v54:
Design Cfu, start of the top module:
module Cfu (
  input               cmd_valid,
  output              cmd_ready,
  input      [9:0]    cmd_payload_function_id,
  input      [31:0]   cmd_payload_inputs_0,
  input      [31:0]   cmd_payload_inputs_1,
  output reg          rsp_valid,
  input               rsp_ready,
  output reg [31:0]   rsp_payload_outputs_0,
  input               reset,
  input               clk
);
clock: 9.07 ns
lec_check: 0
cap_margin: 20
core_margin: 2
core_utilization: 59
slew_margin: 20
run.sh (not shown) runs the stock make flow with config.mk's settings and CLKGATE_MAP_FILE=.
[v54] flow finished | final checks: failed | reasons: setup timing
[inputs] v4 vs v54
Settings: CORE_UTILIZATION: 59 -> 71; PLACE_DENSITY_LB_ADDON: unset -> 0.24; the clock period (ns, I/O delays scaled along): 9.07 -> 13.2.
[summary]
- FAIL v4 @ global routing (5_1_grt): tool exited with error
- Between v4 and v54, the die size is lower for v4.
- From v54 to v4, number of enable flip-flop cells did not move at all.
- Row total core area: v4 lower / v54 higher
- Cell area after placement: v4 and v54 compared, higher one is v54
Inputs modified between v4 and v21:
Settings: clearing PLACE_DENSITY_LB_ADDON, which used to be 0.24; swapping 71 for 40 in CORE_UTILIZATION; swapping 13.2 for 13.5 in the clock period (ns, I/O delays scaled along).
### Flow results
v21 went all the way through synthesis, placement and routing and the layout is clean on timing, DRC and antenna. v4 -> v21: chip area in the Yosys report delta 0, exact match. Compared with v4, in v21 y dimension of the die rose by 50 um; die area increased about 75%; netlist area before placement roughly the same. Re minimum setup slack after placement: v4 and v21 aren't equal, and the lower value belongs to v4. On CTS sink count, v4 and v21 are neck and neck. Relative to v4, number of buffers inserted by post-CTS setup repair decreased by 8 in v21. Total of cells resized after clock tree synthesis delta for v21 relative to v4: about 43% lower. Diff v4 and v21: horizontal extent of the die lower in v4.
#### Input delta (v56 over v21)
Settings: setting CELL_PAD_IN_SITES_GLOBAL_PLACEMENT to 1 for the first time; setting ABC_AREA to 1 for the first time; setting TNS_END_PERCENT to 20 for the first time; setting MAX_ROUTING_LAYER to met4 for the first time; setting GPL_TIMING_DRIVEN to 0 for the first time; changing CAP_MARGIN from 20 to 30.
Results
For v56, the end of the critical path was rsp_payload_outputs_0[29], unlike v21, where it was rsp_payload_outputs_0[24]. Sort v56 and v21 by critical path depth, ascending, and v21 comes first. Compared with v21, in v56 area of all placed cells without fillers fell about 6%; count of non-CTS buffers in the layout -189; number of vias per cell after detailed routing shrank by 7.6%. Between v56 and v21, it is v56 whose synthesized cell count is higher, by 28%.
Edits applied to the flow inputs when going from v56 to v26:
Settings: CAP_MARGIN: 30 -> 20; GPL_TIMING_DRIVEN: 0 -> unset; ABC_AREA: 1 -> unset.
==> results <==
- Going from v56 to v26, total area of multi-input combinational cells picked up an extra 710 um^2; share of the cycle needed by the critical path after routing went up by 2.4 points; setup slack on the worst flop-to-flop path went down 470 ps.
- As far as number of hold violations in the final report goes, v56 and v26 are indistinguishable; the numbers are identical.
- From v56 to v26 the numbers moved as follows: wire length saw an increase, share of synthesized area spent on multiplexers saw an increase.
- rsp_payload_outputs_0[29] as the endpoint of the most critical setup path was reported by v56, and rsp_payload_outputs_0[21] by v26.
- For v56, the master of the slowest instance on the critical path was sky130_fd_sc_hd__clkdlybuf4s50_1, unlike v26, where it was sky130_fd_sc_hd__fa_2.
- Die span in x on v26 is down relative to v56.
- Time the final worst path needs with I/O delays and setup (v26 over v56): increase, 320 ps
What v13 does differently from v26 at the input level:
Settings: removing CELL_PAD_IN_SITES_GLOBAL_PLACEMENT (formerly 1); removing TNS_END_PERCENT (formerly 20); removing MAX_ROUTING_LAYER (formerly met4); changing CORE_UTILIZATION from 40 to 51.
## What came out
No stage failed in v13, and the final checks on the layout all came back clean. Changes observed in v13 relative to v26: maximum number of pins on one net before global-route repair went up about 4.3%; standard-cell row count went down 9. Compared to v26, the router laid down less metal wire for v13. The maximum frequency of v13 exceeds that of v26 by 0.69 MHz. Going from v26 to v13, count of clock-buffer cells in the layout down 2; cell area down 460 um^2; non-clock buffer count down 8.5%; average wire length per cell after detail routing down 1.2 um.

* * *

Setup of fjord:
Starting RTL as in the previous note.
export LEC_CHECK = 0
export ABC_AREA = 1
export CAP_MARGIN = 20
export CORE_ASPECT_RATIO = 0.5
export CORE_MARGIN = 2
export CORE_UTILIZATION = 40
export CTS_CLUSTER_DIAMETER = 54
export CTS_CLUSTER_SIZE = 99
export GPL_ROUTABILITY_DRIVEN = 0
export MAX_ROUTING_LAYER = met4
export PLACE_DENSITY_LB_ADDON = 0.06
export SETUP_SLACK_MARGIN = -1.25
export SLEW_MARGIN = 20
export TNS_END_PERCENT = 5
create_clock -name core_clock -period 13.5 [get_ports {clk}]
Inputs modified between fjord and xenon:
Settings: clearing CORE_ASPECT_RATIO, which used to be 0.5; clearing ABC_AREA, which used to be 1; swapping 54 for 396 in CTS_CLUSTER_DIAMETER; clearing CTS_CLUSTER_SIZE, which used to be 99; clearing TNS_END_PERCENT, which used to be 5; clearing MAX_ROUTING_LAYER, which used to be met4; clearing GPL_ROUTABILITY_DRIVEN, which used to be 0; swapping -1.25 for -0.98 in SETUP_SLACK_MARGIN.
==> results <==
- xenon -> stages 100% | layout checks FAIL | negative setup slack
- Area after synthesis (xenon vs. fjord) decreases by a few percent
- Comparing xenon and fjord, fraction of the cycle the final worst path needs is higher on xenon.
- | total die size | xenon vs fjord | 0.0016 mm^2 lower |
- Status: fraction of standard cell area that is sequential parity (xenon, fjord)
## Diff of input files: sierra against xenon
Settings: PLACE_DENSITY_LB_ADDON no longer set, was 0.06; CTS_CLUSTER_DIAMETER no longer set, was 396; SETUP_SLACK_MARGIN now 2.05, was -0.98.
[summary]
sierra | status: complete | timing, DRC, antenna: pass. xenon: complete, dirty (negative setup slack). Diff xenon -> sierra: non-clock buffer count moved up; fraction of area in clock buffers and inverters level; design area moved up; number of cells in the design after placement moved down. Final core utilization, xenon and sierra: higher on sierra. Placed standard-cell area (sierra vs. xenon) increases slightly. The worst setup slack after layout of sierra is higher than that of xenon.
Here is what was changed in the inputs of harbor compared with sierra.
Settings: changing SLEW_MARGIN from 20 to 0; setting HOLD_SLACK_MARGIN to 0.28 for the first time; changing SETUP_SLACK_MARGIN from 2.05 to -0.9.
==> comparison <==
Every stage of harbor finished as expected; the final checks, on the other hand, flagged negative setup slack, which means the layout fails. Number of detailed-routing iterations run before antenna repair was lower in the run labelled sierra. Summary of harbor over sierra: worst relative slew slack rose by 1.3 points, combined global-route utilization of all metal layers down 0.97 points, number of setup violations in the final report has increased, global-route met1 utilization decreased 4.0 points. Diff sierra..harbor | sequential cell area fraction in the yosys report | negligible. Sum of routed wire segments on met1 (harbor vs. sierra) decreases by a little under 10%. harbor improves on sierra in global-route wire length before repair.

* * *

== umber ==
Starting RTL as in the previous note.
==> flow/config.mk <==
export PLATFORM = sky130hd
export DESIGN_NAME = Cfu
export DESIGN_NICKNAME = Cfu
export VERILOG_FILES = /design/flow/design.v
export SDC_FILE = /design/flow/constraint.sdc
export NUM_CORES = 4
export LEC_CHECK = 0
export ABC_AREA = 1
export CAP_MARGIN = 20
export CELL_PAD_IN_SITES_GLOBAL_PLACEMENT = 1
export CORE_ASPECT_RATIO = 1.4
export CORE_MARGIN = 7
export CORE_UTILIZATION = 19
export CTS_CLUSTER_DIAMETER = 113
export CTS_CLUSTER_SIZE = 45
export GPL_ROUTABILITY_DRIVEN = 1
export GPL_TIMING_DRIVEN = 0
export MAX_ROUTING_LAYER = met5
export MIN_ROUTING_LAYER = met1
export PLACE_DENSITY_LB_ADDON = 0.19
export SLEW_MARGIN = 15
==> flow/constraint.sdc <==
create_clock -name core_clock -period 8.71 [get_ports {clk}]
set_input_delay 1.7420 -clock core_clock [delete_from_list [all_inputs] [get_ports {clk}]]
set_output_delay 1.7420 -clock core_clock [all_outputs]
set_load 0.01 [all_outputs]
In umber the implementation ran to completion but is not tape-out ready, as the final checks report negative setup slack.
Input changes introduced in onyx (baseline for comparison: umber):
==> flow/config.mk <==
export PLATFORM = sky130hd
export DESIGN_NAME = Cfu
export DESIGN_NICKNAME = Cfu
export VERILOG_FILES = /design/flow/design.v
export SDC_FILE = /design/flow/constraint.sdc
export NUM_CORES = 4
export LEC_CHECK = 0
export ABC_AREA = 1
export CAP_MARGIN = 20
export CELL_PAD_IN_SITES_DETAIL_PLACEMENT = 0
export CELL_PAD_IN_SITES_GLOBAL_PLACEMENT = 2
export CORE_ASPECT_RATIO = 1.4
export CORE_MARGIN = 7
export CORE_UTILIZATION = 37
export CTS_CLUSTER_DIAMETER = 113
export CTS_CLUSTER_SIZE = 45
export GPL_ROUTABILITY_DRIVEN = 0
export GPL_TIMING_DRIVEN = 0
export HOLD_SLACK_MARGIN = -0.02
export MAX_ROUTING_LAYER = met4
export MIN_ROUTING_LAYER = met1
export PLACE_DENSITY_LB_ADDON = 0.2
export SETUP_SLACK_MARGIN = 1.67
export SLEW_MARGIN = 15
Notes after the runs:
What the final checks of onyx revealed, after a flow that finished every stage, was a layout that fails on negative setup slack. Diff onyx and umber: standard cell area after detailed placement higher in umber.
> inputs changed (onyx -> indigo)
==> flow/config.mk <==
export PLATFORM = sky130hd
export DESIGN_NAME = Cfu
export DESIGN_NICKNAME = Cfu
export VERILOG_FILES = /design/flow/design.v
export SDC_FILE = /design/flow/constraint.sdc
export NUM_CORES = 4
export LEC_CHECK = 0
export CAP_MARGIN = 20
export CORE_MARGIN = 2
export CORE_UTILIZATION = 17
export SLEW_MARGIN = 20
==> flow/constraint.sdc <==
create_clock -name core_clock -period 15.3 [get_ports {clk}]
set_input_delay 3.0600 -clock core_clock [delete_from_list [all_inputs] [get_ports {clk}]]
set_output_delay 3.0600 -clock core_clock [all_outputs]
set_load 0.01 [all_outputs]
Notes after the runs:
indigo: area fraction in full adders, half adders and majority gates is 1.6 points higher than what onyx reported.
Compare indigo and onyx | area after synthesis lower: indigo
indigo finished all stages; the layout is clean.
indigo vs onyx on share of cell area taken by flip-flops and latches: indigo is the higher one.
Row post-synthesis average cell area: indigo higher / onyx lower
When indigo is measured against onyx, its area added between synthesis and finish turns out 10 points lower.
| sum of buffers and inverters on the critical path | higher: onyx |

* * *

The RTL this note starts from:
==> flow/design.v <==
module PE (
	in_a,
	in_b,
	out_c
);
input	[15:0] in_a;  
input	[15:0] in_b;  
output	[9:0] out_c;
wire    [7:0] psum_l0[3:0];  
wire    [8:0] psum_l1[1:0];
assign psum_l0[0] = in_a[ 3: 0] * in_b[ 3: 0];   
assign psum_l0[1] = in_a[ 7: 4] * in_b[ 7: 4];
assign psum_l0[2] = in_a[11: 8] * in_b[11: 8];
assign psum_l0[3] = in_a[15:12] * in_b[15:12];
assign psum_l1[0] = psum_l0[0] + psum_l0[1];     
assign psum_l1[1] = psum_l0[2] + psum_l0[3];
assign out_c = psum_l1[0] + psum_l1[1];          
endmodule
module Bitblade (
	mode,
	in_a,
	in_b,
    out_c
);
input	mode;
input   [63:0] in_a;
input   [63:0] in_b;
output  [17:0] out_c;
wire    [15:0] pe_in_a[3:0];
wire    [15:0] pe_in_b[3:0];
wire    [ 9:0] pe_out_c[3:0];
wire	[31:0] aw, ax, ay, az;
wire	[31:0] bw, bx, by, bz;
assign aw = {in_a[60+4-1:60], in_a[52+4-1:52], in_a[44+4-1:44], in_a[36+4-1:36]};
assign ax = {in_a[56+4-1:56], in_a[48+4-1:48], in_a[40+4-1:40], in_a[32+4-1:32]};
assign ay = {in_a[28+4-1:28], in_a[20+4-1:20], in_a[12+4-1:12], in_a[ 4+4-1: 4]};
assign az = {in_a[24+4-1:24], in_a[16+4-1:16], in_a[ 8+4-1: 8], in_a[ 0+4-1: 0]};
assign bw = {in_b[60+4-1:60], in_b[52+4-1:52], in_b[44+4-1:44], in_b[36+4-1:36]};
assign bx = {in_b[56+4-1:56], in_b[48+4-1:48], in_b[40+4-1:40], in_b[32+4-1:32]};
assign by = {in_b[28+4-1:28], in_b[20+4-1:20], in_b[12+4-1:12], in_b[ 4+4-1: 4]};
assign bz = {in_b[24+4-1:24], in_b[16+4-1:16], in_b[ 8+4-1: 8], in_b[ 0+4-1: 0]};
assign pe_in_a[0] = (mode) ? aw : ay;
assign pe_in_a[1] = (mode) ? ax : az;
assign pe_in_a[2] = ay;
assign pe_in_a[3] = az;
assign pe_in_b[0] = (mode) ? bw : by;
assign pe_in_b[1] = (mode) ? bx : by;
assign pe_in_b[2] = (mode) ? by : bz;
assign pe_in_b[3] = bz;
PE pe0( .in_a(pe_in_a[0]), .in_b(pe_in_b[0]), .out_c(pe_out_c[0]));
PE pe1( .in_a(pe_in_a[1]), .in_b(pe_in_b[1]), .out_c(pe_out_c[1]));
PE pe2( .in_a(pe_in_a[2]), .in_b(pe_in_b[2]), .out_c(pe_out_c[2]));
PE pe3( .in_a(pe_in_a[3]), .in_b(pe_in_b[3]), .out_c(pe_out_c[3]));
assign out_c = (pe_out_c[0] << (mode ? 0 : 8)) + (pe_out_c[1] << (mode ? 0 : 4)) + (pe_out_c[2] << (mode ? 0 : 4)) + (pe_out_c[3] << (mode ? 0 : 0));
endmodule
module Cfu (
  input               cmd_valid,
  output              cmd_ready,
  input      [9:0]    cmd_payload_function_id,
  input      [31:0]   cmd_payload_inputs_0,
  input      [31:0]   cmd_payload_inputs_1,
  output reg          rsp_valid,
  input               rsp_ready,
  output reg [31:0]   rsp_payload_outputs_0,
  input               reset,
  input               clk
);
wire  [2:0] opcode;
wire  is_setting_mode, is_resetting_acc, is_accumlating, is_loading_upper;
reg         mode;  
reg   [31:0] upper_bitblade_in_a;
reg   [31:0] upper_bitblade_in_b;
wire  [63:0] bitblade_in_a;
wire  [63:0] bitblade_in_b;
wire  [31:0] bitblade_out_c;
assign opcode = cmd_payload_function_id[2:0];
assign is_setting_mode =  (cmd_valid) && (opcode == 0);
assign is_resetting_acc = (cmd_valid) && (opcode == 1);
assign is_loading_upper = (cmd_valid) && (opcode == 2);
assign is_accumlating =   (cmd_valid) && (opcode == 3);
always @(posedge clk) begin
  if (reset)
    mode <= 0;  
  else if (is_setting_mode)
    mode <= cmd_payload_function_id[3];
end
assign cmd_ready = ~rsp_valid;
always @(posedge clk) begin
  if (reset)          rsp_valid <= 1'b0;
  else if (rsp_valid) rsp_valid <= ~rsp_ready;   
  else if (cmd_valid) rsp_valid <= 1'b1;         
end
always @(posedge clk) begin
  if (reset)
    rsp_payload_outputs_0 <= 32'b0;
  else if (is_resetting_acc)
    rsp_payload_outputs_0 <= 32'b0;
  else if (is_accumlating)
    rsp_payload_outputs_0 <= rsp_payload_outputs_0 + bitblade_out_c;
end
always @(posedge clk) begin
  if (reset)                  upper_bitblade_in_a <= 0;
  else if (is_loading_upper)  upper_bitblade_in_a <= cmd_payload_inputs_0;
end
always @(posedge clk) begin
  if (reset)                  upper_bitblade_in_b <= 0;
  else if (is_loading_upper)  upper_bitblade_in_b <= cmd_payload_inputs_1;
end
assign bitblade_in_a = {upper_bitblade_in_a, cmd_payload_inputs_0};
assign bitblade_in_b = {upper_bitblade_in_b, cmd_payload_inputs_1};
Bitblade bitblade(
  .mode(mode),
  .in_a(bitblade_in_a),
  .in_b(bitblade_in_b),
  .out_c(bitblade_out_c)
);
endmodule
clock: 13.5 ns
lec_check: 0
abc_area: 1
cap_margin: 30
cell_pad_in_sites_global_placement: 1
core_margin: 2
core_utilization: 56
gpl_routability_driven: 0
gpl_timing_driven: 1
max_routing_layer: met4
setup_slack_margin: 1.01
slew_margin: 20
tns_end_percent: 20
Next try:
- ABC_AREA: 1 -> not set
- CAP_MARGIN: 30 -> 20
- CELL_PAD_IN_SITES_GLOBAL_PLACEMENT: 1 -> not set
- CORE_UTILIZATION: 56 -> 72
- GPL_ROUTABILITY_DRIVEN: 0 -> not set
- GPL_TIMING_DRIVEN: 1 -> not set
- MAX_ROUTING_LAYER: met4 -> not set
- PLACE_DENSITY_LB_ADDON: not set -> 0.24
- SETUP_SLACK_MARGIN: 1.01 -> not set
- TNS_END_PERCENT: 20 -> not set
=> With this change the flow stopped in global routing (5_1_grt) (GRT-0232). Die area shrinks by 24%. Synthesized area falls by about 3.6%. Synthesized cell count goes down by 22%.
Next try:
- CORE_MARGIN: 2 -> 6
- CORE_UTILIZATION: 72 -> 40
- GPL_ROUTABILITY_DRIVEN: not set -> 0
- PLACE_DENSITY_LB_ADDON: 0.24 -> not set
- SETUP_SLACK_MARGIN: not set -> 3.81
Result: Now the flow ran to the end with no violations; area after synthesis is unchanged; die size climbs by 92%; synthesized cell count does not change.
